// mips16_core
module mips16_core(
	input clk,
	input rst,  
	output [9:0] imem_addr,
	input [15:0] imem_rdata,
	output [9:0] dmem_addr,
	output dmem_we,
	output [15:0] dmem_wdata,
	input [15:0] dmem_rdata,
	input [15:0] in_data,
	output rf_we,
	output [4:0] rf_waddr,
	output [15:0] rf_wdata
	);
make LEC_CHECK=0 CAP_MARGIN=20 CORE_MARGIN=2 CORE_UTILIZATION=72 CTS_CLUSTER_DIAMETER=202 CTS_CLUSTER_SIZE=41 MAX_ROUTING_LAYER=met4 PLACE_DENSITY=0.66 SETUP_SLACK_MARGIN=2.84 SLEW_MARGIN=20 finish   # period 36.8 ns
run.sh (not shown) runs the stock make flow with config.mk's settings and CLKGATE_MAP_FILE=.
The starting point stopped in 5_1_grt.
==> next run, changes <==
CORE_UTILIZATION = 47   (was 72)
CTS_CLUSTER_DIAMETER = unset   (was 202)
CTS_CLUSTER_SIZE = unset   (was 41)
MAX_ROUTING_LAYER = unset   (was met4)
PLACE_DENSITY = unset   (was 0.66)
SETUP_SLACK_MARGIN = unset   (was 2.84)
clock period = 32.2 ns   (was 36.8 ns; I/O delays follow)
Outcome: The new run finished but failed the layout checks on setup timing. Area after synthesis stays the same. Die size grows by 52%. Synthesized cell count does not change.
==> next run, changes <==
ABC_AREA = 1   (was unset)
CORE_UTILIZATION = 40   (was 47)
GPL_ROUTABILITY_DRIVEN = 0   (was unset)
TNS_END_PERCENT = 10   (was unset)
clock period = 60.1 ns   (was 32.2 ns; I/O delays follow)
With this change the flow passed the timing, design-rule and antenna checks; worst setup slack gains 15 ns; routed wire length drops by a quarter to a third; register-to-register slack gains 24 ns; first-iteration DRC count falls by a quarter to a third; utilization shrinks by 21 points.

---

mips16_core again, from the RTL that the note above started with.
==> flow/config.mk <==
export PLATFORM = sky130hd
export DESIGN_NAME = mips16_core
export DESIGN_NICKNAME = mips16_core
export VERILOG_FILES = /design/flow/design.v
export SDC_FILE = /design/flow/constraint.sdc
export NUM_CORES = 4
export LEC_CHECK = 0
export CAP_MARGIN = 5
export CELL_PAD_IN_SITES_GLOBAL_PLACEMENT = 1
export CORE_MARGIN = 2
export CORE_UTILIZATION = 40
export GPL_TIMING_DRIVEN = 0
export MAX_ROUTING_LAYER = met4
export MIN_ROUTING_LAYER = met2
export SLEW_MARGIN = 10
export TNS_END_PERCENT = 10
==> flow/constraint.sdc <==
create_clock -name core_clock -period 37.6 [get_ports {clk}]
set_input_delay 7.5200 -clock core_clock [delete_from_list [all_inputs] [get_ports {clk}]]
set_output_delay 7.5200 -clock core_clock [all_outputs]
set_load 0.01 [all_outputs]
The starting point did not get past 5_1_grt on GRT-0116.
Then changed:
CAP_MARGIN = 20   (was 5)
GPL_TIMING_DRIVEN = default   (was 0)
MIN_ROUTING_LAYER = default   (was met2)
Outcome: Now the flow finished but failed the layout checks on setup timing. Synthesized cell count does not change. Area after synthesis is unchanged. Die size does not change.
Then changed:
ABC_AREA = 1   (was default)
CELL_PAD_IN_SITES_GLOBAL_PLACEMENT = default   (was 1)
CORE_UTILIZATION = 58   (was 40)
MAX_ROUTING_LAYER = default   (was met4)
SLEW_MARGIN = 20   (was 10)
TNS_END_PERCENT = default   (was 10)
clock period = 36.5 ns   (was 37.6 ns; I/O delays follow)
What happened: The changed run finished but failed the layout checks on setup timing; clock skew came out higher by 0.063 ns; flip-flop count is unchanged; synthesized cell count rises by about 16%; non-clock buffer count drops by 231; global-route usage went up by 4.7 points.
Then changed:
HOLD_SLACK_MARGIN = 0.27   (was default)
SETUP_SLACK_MARGIN = 5.0   (was default)
clock period = 24.7 ns   (was 36.5 ns; I/O delays follow)
Result:
- The changed run finished with setup timing left
- worst hold slack improved by 0.019 ns
- clock skew went down by 0.031 ns
- wire length came out higher by a few percent
- via count climbs slightly
- count of clock-buffer cells in the layout grows by 9
- cell area is about the same
- die size is unchanged
- final cell count hardly moves

---

Starting RTL as in the previous note.
// mips16_core
module mips16_core(
	input clk,
	input rst,  
	output [9:0] imem_addr,
	input [15:0] imem_rdata,
	output [9:0] dmem_addr,
	output dmem_we,
	output [15:0] dmem_wdata,
	input [15:0] dmem_rdata,
	input [15:0] in_data,
	output rf_we,
	output [4:0] rf_waddr,
	output [15:0] rf_wdata
	);
Settings: LEC_CHECK=0, CAP_MARGIN=20, CORE_MARGIN=2, CORE_UTILIZATION=50, HOLD_SLACK_MARGIN=0.3, SLEW_MARGIN=20; clock period 36.1 ns.
The baseline finished but fails on negative setup slack.
==> next run, changes <==
Settings changed: CORE_UTILIZATION 50 to 40, HOLD_SLACK_MARGIN 0.3 to default.
Clock period 36.1 ns to 28.0 ns, I/O delays scaled along.
Outcome:
- The changed run finished but fails on negative setup slack
- critical path depth shrinks by 11
- non-clock buffer count grows by 283
- cell count grows by a little under a tenth
- setup slack is worse by 6100 ps
- die area grows by a quarter to a third
==> next run, changes <==
Settings changed: ABC_AREA from default to 1, CORE_MARGIN 2 to 9, GPL_ROUTABILITY_DRIVEN from default to 0, TNS_END_PERCENT from default to 10.
Clock period 28.0 ns to 60.1 ns, I/O delays scaled along.
=>
- Now the flow produced a clean layout
- global-route usage came out lower by 17 points
- count of clock-buffer cells in the layout came out higher by 14
- routed wire length came out lower by 32%
- setup slack gets better by 18000 ps
- first-iteration DRC count came out lower by about 24%
- via count came out lower by 16%
- cell count came out lower by about 8%
==> next run, changes <==
Settings changed: CORE_MARGIN 9 to 2, CORE_UTILIZATION 40 to 58, GPL_ROUTABILITY_DRIVEN 0 to default, SETUP_SLACK_MARGIN from default to 4.89, TNS_END_PERCENT 10 to 5.
Clock period 60.1 ns to 24.1 ns, I/O delays scaled along.
Outcome:
- With this change the flow never finished: it broke off in 5_1_grt (GRT-0116)
- die size shrinks by well over a third
- area after synthesis is unchanged
- synthesized cell count is unchanged
